==> flow/design.v (excerpt) <==
module booth(
    input clk,
    input load,
    input reset,
    input [31:0] M,  
    input [31:0] Q,  
    output reg [63:0] P,  
    output done           
    );
For scale: ~2100 cells after synthesis, about 130 I/O pins.
Settings: LEC_CHECK=0, ABC_AREA=0, CAP_MARGIN=40, CORE_MARGIN=2, CORE_UTILIZATION=72, CTS_CLUSTER_DIAMETER=391, CTS_CLUSTER_SIZE=98, PLACE_DENSITY=0.36, SLEW_MARGIN=20, TNS_END_PERCENT=15; clock period 4.39 ns.
run.sh (not shown) runs the stock make flow with config.mk's settings and CLKGATE_MAP_FILE=.
The baseline did not get past clock tree synthesis (4_1_cts), error DPL-0033.
Change:
Settings changed: ABC_AREA 0 to not set, CAP_MARGIN 40 to 20, CORE_UTILIZATION 72 to 70, CTS_CLUSTER_DIAMETER 391 to 393, PLACE_DENSITY 0.36 to not set, TNS_END_PERCENT 15 to not set.
Clock period 4.39 ns to 10.0 ns, I/O delays scaled along.
- Now the flow passed the timing, design-rule and antenna checks
- synthesized cell count does not change
- die area climbs by 2.8%
- area after synthesis is unchanged
Change:
Settings changed: CORE_UTILIZATION 70 to 40, CTS_CLUSTER_DIAMETER 393 to not set, CTS_CLUSTER_SIZE 98 to not set.
The new run went through all stages and came out clean. Worst hold slack gains 0.0033 ns. Combinational power shrinks by a few percent. Critical path depth is unchanged. Worst setup slack loses 0.15 ns. Via count shrinks by a few percent. Cell count grows by roughly a tenth. Design area grows slightly. Wire length grows by a few percent. Register-to-register slack loses 0.15 ns.
Change:
Settings changed: CAP_MARGIN 20 to 25, CELL_PAD_IN_SITES_DETAIL_PLACEMENT set to 2, CELL_PAD_IN_SITES_GLOBAL_PLACEMENT set to 3, CORE_ASPECT_RATIO set to 0.7, CORE_MARGIN 2 to 9, CTS_CLUSTER_DIAMETER set to 136, CTS_CLUSTER_SIZE set to 77, GPL_ROUTABILITY_DRIVEN set to 0, HOLD_SLACK_MARGIN set to -0.01, MAX_ROUTING_LAYER set to met4, MIN_ROUTING_LAYER set to met2, PLACE_DENSITY_LB_ADDON set to 0.08.
The new run failed in global routing (5_1_grt) (GRT-0116).
Die area is higher by about a fifth.
Area after synthesis stays the same.
Synthesized cell count stays the same.


oak:
The RTL this note starts from:
==> flow/design.v <==
`timescale 1ns / 1ps
module booth(
    input clk,
    input load,
    input reset,
    input [31:0] M,  
    input [31:0] Q,  
    output reg [63:0] P,  
    output done           
    );
    reg signed [63:0] A;                
    reg signed [31:0] Q_temp;            
    reg signed [31:0] M_temp;            
    reg [4:0] Count;                       
    reg Q_minus_one;                     
    always @(posedge clk)
    begin
        if (reset == 1) 
        begin
            A = 64'b0;
            Q_minus_one = 0;
            P = 64'b0;
            Q_temp = 32'b0;
            M_temp = 32'b0;
            Count = 5'd16;
        end
        else if (load == 1)
        begin
            Q_temp = Q;
            M_temp = M;
            A = 64'b0;    
            Q_minus_one = 0;  
            Count = 5'd16;    
        end
        else if (Count > 5'd0)
        begin
            case ({Q_temp[1:0], Q_minus_one})
                3'b000, 3'b111:   
                    begin
                    end
                3'b001, 3'b010:   
                    begin
                        A = A + {{32{M_temp[31]}}, M_temp};
                    end
                3'b011:   
                    begin
                        A = A + ({{32{M_temp[31]}}, M_temp} << 1); 
                    end
                3'b100:   
                    begin
                        A = A - ({{32{M_temp[31]}}, M_temp} << 1); 
                    end
                3'b101, 3'b110:   
                    begin
                        A = A - {{32{M_temp[31]}}, M_temp}; 
                    end
            endcase
            Q_minus_one = Q_temp[1];
            Q_temp = {A[1:0], Q_temp[31:2]};   
            A = {A[63], A[63:2]};   
            Count = Count - 1'b1;
        end
        else
        begin
            Count = 5'b0;
        end
        P = {A[31:0], Q_temp};
    end
    assign done = (Count == 5'd0);
endmodule
==> flow/config.mk <==
export PLATFORM = sky130hd
export DESIGN_NAME = booth
export DESIGN_NICKNAME = booth
export VERILOG_FILES = /design/flow/design.v
export SDC_FILE = /design/flow/constraint.sdc
export NUM_CORES = 4
export LEC_CHECK = 0
export CAP_MARGIN = 20
export CORE_MARGIN = 2
export CORE_UTILIZATION = 40
export CTS_CLUSTER_DIAMETER = 395
export CTS_CLUSTER_SIZE = 98
export SETUP_SLACK_MARGIN = 2.29
export SLEW_MARGIN = 20
==> flow/constraint.sdc <==
create_clock -name core_clock -period 10.0 [get_ports {clk}]
set_input_delay 2.0000 -clock core_clock [delete_from_list [all_inputs] [get_ports {clk}]]
set_output_delay 2.0000 -clock core_clock [all_outputs]
set_load 0.01 [all_outputs]
Per the final summary, oak finished and its layout is clean on timing, DRC and antenna.
Relative to oak, the following input files were edited for pine:
Settings: clearing SETUP_SLACK_MARGIN, which used to be 2.29; putting TNS_END_PERCENT at 5 where nothing was set; swapping 395 for 393 in CTS_CLUSTER_DIAMETER.
Notes after the runs:
For length of the first detailed-routing pass in iterations, oak and pine come out practically identical. As far as wire length per cell goes, oak and pine are indistinguishable; the numbers are identical. oak → pine: count of non-CTS buffers in the layout saw little to no change; total routing usage reported by global routing roughly the same; number of sequential cells flat. As far as chip area in the Yosys report goes, oak and pine are indistinguishable; the numbers are identical. pine completed every stage of the flow, and the final layout passed the timing, design-rule and antenna checks. From oak to pine, via count did not move at all. Depth of the worst register-to-register path: oak vs pine identical. Wire length essentially unchanged between pine and oak. Floorplan net count came out exactly the same in pine and oak.
diff inputs: pine => birch
Settings: changing CTS_CLUSTER_DIAMETER from 393 to 376; setting PLACE_DENSITY to 0.95 for the first time; removing TNS_END_PERCENT (formerly 5).
--- outcome ---
- pine → birch: combinational share of power saw little to no change, core utilization shows no meaningful change.
- Reported for pine and birch, aoi/oai-family share of the synthesized area turned out identical to the last digit.
- On register-to-register slack, pine tracks birch almost exactly.
- | area growth from synthesis to layout | birch vs pine | ≈ equal |
- Summary of birch over pine: final cell count shows no meaningful change, fmax level.
- For detailed placement HPWL, dividing the value from pine by the value from birch gives 1.06.
- In the reports for pine and birch, the larger routed wire length belongs to pine.
- The static power due to leakage of pine and that of birch are within noise of each other.
Input changes introduced in maple (baseline for comparison: birch):
Settings: setting CORE_ASPECT_RATIO to 1.68 for the first time; removing PLACE_DENSITY (formerly 0.95); changing CTS_CLUSTER_DIAMETER from 376 to 392.
Diff maple..birch | number of setup violations in the final report | unchanged. maple: part of the power in combinational logic is 0.2 points higher than what birch reported. Arrival time at the worst endpoint ended up 0.09 ns lower on maple than on birch. Looking at post-route worst setup slack, maple sits 0.085 ns above birch. After detailed routing, birch needs less wire than maple.
No activity file was given, so power comes from the tool's default toggle rates.
